## indigo
// CPU
module CPU(
    input               clk         ,
    input               rstn        ,
    input               rf_dcp_rd   ,
    input [4:0]         rf_addr     ,
    output reg [31:0]   rf_out      ,
    output [7:0]        imem_addr   ,
    input [31:0]        imem_rdata  ,
    output [7:0]        dmem_addr   ,
    output [31:0]       dmem_wdata  ,
    output              dmem_we     ,
    input [31:0]        dmem_rdata  ,
    output              stop
    );
Size in the first run: roughly 7300 cells after synthesis, about 150 I/O pins.
Settings: LEC_CHECK=0, ABC_AREA=0, CAP_MARGIN=20, CELL_PAD_IN_SITES_DETAIL_PLACEMENT=2, CORE_ASPECT_RATIO=1.55, CORE_MARGIN=2, CORE_UTILIZATION=35, CTS_CLUSTER_DIAMETER=27, CTS_CLUSTER_SIZE=57, GPL_ROUTABILITY_DRIVEN=0, GPL_TIMING_DRIVEN=0, MAX_ROUTING_LAYER=met4, MIN_ROUTING_LAYER=met2, PLACE_DENSITY_LB_ADDON=0.16, SLEW_MARGIN=0, TNS_END_PERCENT=50; clock period 10.5 ns.
run.sh (not shown) runs the stock make flow with config.mk's settings and CLKGATE_MAP_FILE=.
The log for indigo ends in 5_1_grt with error GRT-0116, so the run never completed.
## Diff of input files: violet against indigo
==> flow/config.mk <==
export PLATFORM = sky130hd
export DESIGN_NAME = CPU
export DESIGN_NICKNAME = CPU
export VERILOG_FILES = /design/flow/design.v
export SDC_FILE = /design/flow/constraint.sdc
export NUM_CORES = 4
export LEC_CHECK = 0
export ABC_AREA = 0
export CAP_MARGIN = 20
export CORE_MARGIN = 2
export CORE_UTILIZATION = 58
export SETUP_SLACK_MARGIN = 0.84
export SLEW_MARGIN = 15
==> flow/constraint.sdc <==
create_clock -name core_clock -period 5.78 [get_ports {clk}]
set_input_delay 1.1560 -clock core_clock [delete_from_list [all_inputs] [get_ports {clk}]]
set_output_delay 1.1560 -clock core_clock [all_outputs]
set_load 0.01 [all_outputs]
[summary]
- violet completed end to end; final checks failed (setup timing).
- The number of levels the H-tree was split into of violet falls short of that of indigo by 1.
- The fraction of the core area occupied by cells at floorplan of violet exceeds that of indigo by 23 points.
- Of the two candidates, indigo has the worse die size and violet the better one.
- Simple-gate area share of the yosys netlist: indigo vs violet, no meaningful difference
- Number of sinks on the clock net: indigo vs violet — no meaningful difference
- Compared to indigo, violet has number of gates resized after cts 52 lower.
- Going from indigo to violet, the half-perimeter wire length after detailed placement was found to have gone down by 110000 µm.
- Count of buffers added by post-CTS timing repair for setup: lower on violet

* * *

Starting RTL as in the previous note.
// CPU
module CPU(
    input               clk         ,
    input               rstn        ,
    input               rf_dcp_rd   ,
    input [4:0]         rf_addr     ,
    output reg [31:0]   rf_out      ,
    output [7:0]        imem_addr   ,
    input [31:0]        imem_rdata  ,
    output [7:0]        dmem_addr   ,
    output [31:0]       dmem_wdata  ,
    output              dmem_we     ,
    input [31:0]        dmem_rdata  ,
    output              stop
    );
Settings: LEC_CHECK=0, CAP_MARGIN=20, CORE_MARGIN=2, CORE_UTILIZATION=66, CTS_CLUSTER_DIAMETER=28, CTS_CLUSTER_SIZE=41, MAX_ROUTING_LAYER=met4, SETUP_SLACK_MARGIN=1.68, SLEW_MARGIN=20, TNS_END_PERCENT=5; clock period 7.05 ns.
The baseline ended with an error in global routing, error GRT-0116.
Edit:
==> flow/config.mk (replaced) <==
export PLATFORM = sky130hd
export DESIGN_NAME = CPU
export DESIGN_NICKNAME = CPU
export VERILOG_FILES = /design/flow/design.v
export SDC_FILE = /design/flow/constraint.sdc
export NUM_CORES = 4
export LEC_CHECK = 0
export CAP_MARGIN = 20
export CORE_MARGIN = 2
export CORE_UTILIZATION = 57
export SETUP_SLACK_MARGIN = 1.82
export SLEW_MARGIN = 20
==> flow/constraint.sdc (replaced) <==
create_clock -name core_clock -period 6.87 [get_ports {clk}]
set_input_delay 1.3740 -clock core_clock [delete_from_list [all_inputs] [get_ports {clk}]]
set_output_delay 1.3740 -clock core_clock [all_outputs]
set_load 0.01 [all_outputs]
Outcome:
- This time the run reached the layout checks and failed them: negative setup slack
- area after synthesis does not change
- synthesized cell count does not change
- die area went up by 16%
Edit:
--- a/flow/config.mk
+++ b/flow/config.mk
@@ -8,5 +8,4 @@
 export CAP_MARGIN = 20
 export CORE_MARGIN = 2
-export CORE_UTILIZATION = 57
-export SETUP_SLACK_MARGIN = 1.82
+export CORE_UTILIZATION = 40
 export SLEW_MARGIN = 20
==> flow/constraint.sdc (replaced) <==
create_clock -name core_clock -period 10.2 [get_ports {clk}]
set_input_delay 2.0400 -clock core_clock [delete_from_list [all_inputs] [get_ports {clk}]]
set_output_delay 2.0400 -clock core_clock [all_outputs]
set_load 0.01 [all_outputs]
=> Now the flow completed without violations; die area grows by 42%; clock-buffer cell count increases by 13; power drops by about 34%.
Edit:
--- a/flow/config.mk
+++ b/flow/config.mk
@@ -8,4 +8,5 @@
 export CAP_MARGIN = 20
 export CORE_MARGIN = 2
-export CORE_UTILIZATION = 40
-export SLEW_MARGIN = 20
+export CORE_UTILIZATION = 23
+export CTS_CLUSTER_SIZE = 59
+export SLEW_MARGIN = 25
==> flow/constraint.sdc (replaced) <==
create_clock -name core_clock -period 10.5 [get_ports {clk}]
set_input_delay 2.1000 -clock core_clock [delete_from_list [all_inputs] [get_ports {clk}]]
set_output_delay 2.1000 -clock core_clock [all_outputs]
set_load 0.01 [all_outputs]
The new run went through all stages and came out clean.
Hold slack gets worse by 0.016 ns.
Synthesized cell count does not change.
Wire length drops slightly.
Global-route usage drops by 14 points.
Total power decreases by a few percent.
Sequential cell count stays the same.
Cell count grows by about a fifth.
Maximum frequency shrinks by a few percent.
Edit:
--- a/flow/config.mk
+++ b/flow/config.mk
@@ -6,7 +6,14 @@
 export NUM_CORES = 4
 export LEC_CHECK = 0
+export ABC_AREA = 1
 export CAP_MARGIN = 20
+export CORE_ASPECT_RATIO = 1.55
 export CORE_MARGIN = 2
-export CORE_UTILIZATION = 23
-export CTS_CLUSTER_SIZE = 59
-export SLEW_MARGIN = 25
+export CORE_UTILIZATION = 40
+export GPL_TIMING_DRIVEN = 0
+export HOLD_SLACK_MARGIN = 0.16
+export MAX_ROUTING_LAYER = met4
+export MIN_ROUTING_LAYER = met2
+export PLACE_DENSITY_LB_ADDON = 0.16
+export SLEW_MARGIN = 20
+export TNS_END_PERCENT = 95
What happened: The new run never finished: it broke off in global routing on GRT-0116; synthesized cell count increases by a quarter to a third; synthesized area increases slightly; die size came out lower by well over a third.
Edit:
==> flow/config.mk (replaced) <==
export PLATFORM = sky130hd
export DESIGN_NAME = CPU
export DESIGN_NICKNAME = CPU
export VERILOG_FILES = /design/flow/design.v
export SDC_FILE = /design/flow/constraint.sdc
export NUM_CORES = 4
export LEC_CHECK = 0
export CAP_MARGIN = 20
export CORE_MARGIN = 2
export CORE_UTILIZATION = 66
export CTS_CLUSTER_DIAMETER = 32
export CTS_CLUSTER_SIZE = 14
export MAX_ROUTING_LAYER = met4
export SLEW_MARGIN = 20
==> flow/constraint.sdc (replaced) <==
create_clock -name core_clock -period 6.52 [get_ports {clk}]
set_input_delay 1.3040 -clock core_clock [delete_from_list [all_inputs] [get_ports {clk}]]
set_output_delay 1.3040 -clock core_clock [all_outputs]
set_load 0.01 [all_outputs]
Result: The new run died in global routing; area after synthesis decreases by 0.83%; synthesized cell count decreases by 23%; die area decreases by 40%.
No activity file was given, so power comes from the tool's default toggle rates.
